== violet ==
## gainBal
module gainBal (
    input  wire             clk,
    input  wire             rstn,
    input  wire             din_val,
    input  wire [255:0]     din,
    input  wire [63:0]      gain,
    input  wire [31:0]      bal,
    output reg              dout_val,
    output reg  [255:0]     dout
);
Size: about 17000 cells after synthesis, roughly 390 flip-flops, roughly 610 I/O pins, about 160000 µm² of cells after synthesis.
Settings: LEC_CHECK=0, CAP_MARGIN=20, CORE_MARGIN=2, CORE_UTILIZATION=40, SLEW_MARGIN=20; clock period 8.44 ns.
run.sh (not shown) runs the stock make flow with config.mk's settings and CLKGATE_MAP_FILE=.
Here is what was changed in the inputs of pepper compared with violet.
Settings: putting TNS_END_PERCENT at 5 where nothing was set; putting HOLD_SLACK_MARGIN at 0.29 where nothing was set; swapping 40 for 72 in CORE_UTILIZATION; putting SETUP_SLACK_MARGIN at -0.59 where nothing was set; swapping 20 for 15 in CAP_MARGIN; putting CTS_CLUSTER_DIAMETER at 314 where nothing was set; swapping 8.44 for 5.84 in the clock period (ns, I/O delays scaled along).
[summary]
- pepper: complete, dirty (negative setup slack)
- pepper vs violet: clock buffer count down in pepper
- Against violet, pepper comes in 5.5 points higher on growth of design area from synthesis to finish.
- Compared with violet, in pepper portion of the layout cell area used by clock cells held steady, combinational gate area rose 1.4%, worst path setup slack after routing shrank by 1.20 ns.
- End of the critical path: quot[2][45]$_DFF_PN0_ -> violet, quot[6][41]$_DFF_PN0_ -> pepper
- Origin of the worst setup path: din[201] -> pepper, din[71] -> violet
- pepper against violet: via count higher, number of non-clock buffers in the layout grew by about 80%, routed wire length rose by 2.4%.
Input-level comparison between raven and pepper:
Settings: removing HOLD_SLACK_MARGIN (formerly 0.29); changing CAP_MARGIN from 15 to 20; changing CORE_UTILIZATION from 72 to 40; removing SETUP_SLACK_MARGIN (formerly -0.59); removing TNS_END_PERCENT (formerly 5); removing CTS_CLUSTER_DIAMETER (formerly 314); changing the clock period (ns, I/O delays scaled along) from 5.84 to 9.0.
### Flow results
raven finished all stages; the layout is clean. Ran to the end and failed final checks on negative setup slack: pepper. Cmp raven vs pepper: setup slack higher in raven. Sequential share of layout area: higher on raven. pepper reports its classification of the worst-slack hold path as input port to async pin while raven reports register to register. raven reports its worst setup path startpoint as din[72] while pepper reports din[201]. Against pepper, raven comes in 54% lower on non-clock buffer count. raven vs pepper, worst setup path endpoint: quot[2][47]$_DFF_PN0_ vs quot[6][41]$_DFF_PN0_.
Changes in cedar relative to raven:
Settings: putting GPL_ROUTABILITY_DRIVEN at 0 where nothing was set; swapping 40 for 50 in CORE_UTILIZATION; putting CELL_PAD_IN_SITES_GLOBAL_PLACEMENT at 3 where nothing was set; putting MAX_ROUTING_LAYER at met4 where nothing was set; putting HOLD_SLACK_MARGIN at 0.21 where nothing was set; swapping 20 for 35 in SLEW_MARGIN; putting MIN_ROUTING_LAYER at met1 where nothing was set.
--- outcome ---
Taking raven as the reference, in cedar worst setup slack +0.057 ns; slew at the pin with the worst max-slew slack -0.23 ns; number of antenna-violating nets in the routed design ~0 delta.
Relative to cedar, the following input files were edited for willow:
Settings: CELL_PAD_IN_SITES_GLOBAL_PLACEMENT: 3 -> 2; SLEW_MARGIN: 35 -> 20; CAP_MARGIN: 20 -> 15; GPL_ROUTABILITY_DRIVEN: 0 -> 1; MIN_ROUTING_LAYER: met1 -> met2; ABC_AREA: unset -> 0; the clock period (ns, I/O delays scaled along): 9.0 -> 12.7.
Findings:
willow against cedar: worst path required time rose by 3.75 ns; first-iteration DRC count went up; part of the cycle the worst path needs has decreased; count of vias placed by the detailed router picked up an extra 36%. Compare cedar and willow | relative max-transition margin higher: cedar. Relative to cedar, area growth from synthesis to final layout has decreased by 2.1 points in willow. cedar reports its startpoint of the most critical setup path as din[204] while willow reports din[103]. Overall track demand over capacity in global routing was lower in the run labelled cedar. Area used by multi-input combinational logic across cedar and willow: no real change. The higher final wirelength of cedar and willow is in willow. [willow] core utilization fell 1.1 points relative to cedar.
diff inputs: willow => lagoon
Settings: clearing MIN_ROUTING_LAYER, which used to be met2; clearing HOLD_SLACK_MARGIN, which used to be 0.21; swapping 15 for 20 in CAP_MARGIN; clearing CELL_PAD_IN_SITES_GLOBAL_PLACEMENT, which used to be 2; swapping 0 for 1 in ABC_AREA; clearing GPL_ROUTABILITY_DRIVEN, which used to be 1; putting CTS_CLUSTER_DIAMETER at 348 where nothing was set; clearing MAX_ROUTING_LAYER, which used to be met4; swapping 50 for 72 in CORE_UTILIZATION; swapping 12.7 for 5.47 in the clock period (ns, I/O delays scaled along).
Findings:
Re area of the core: lagoon is 24% down on willow. lagoon against willow: worst slack at placement shrank by 3.34 ns; area fraction in compound gates after synthesis held steady; proportion of synthesized chip area in sequential cells shrank by 0.51 points; synthesized netlist net count grew by 23%. willow went all the way through the flow, and no timing, DRC or antenna check failed. lagoon: it failed with a tool error in global routing (5_1_grt), so there are no final results. On multiplexer fraction of the synthesized cell area, willow and lagoon are neck and neck. Delta (lagoon minus willow): total standard cell area after synthesis went up, buffers inserted during post-CTS setup optimization up 603, floorplan-stage core utilization now sits higher, y dimension of the die went down 13%.
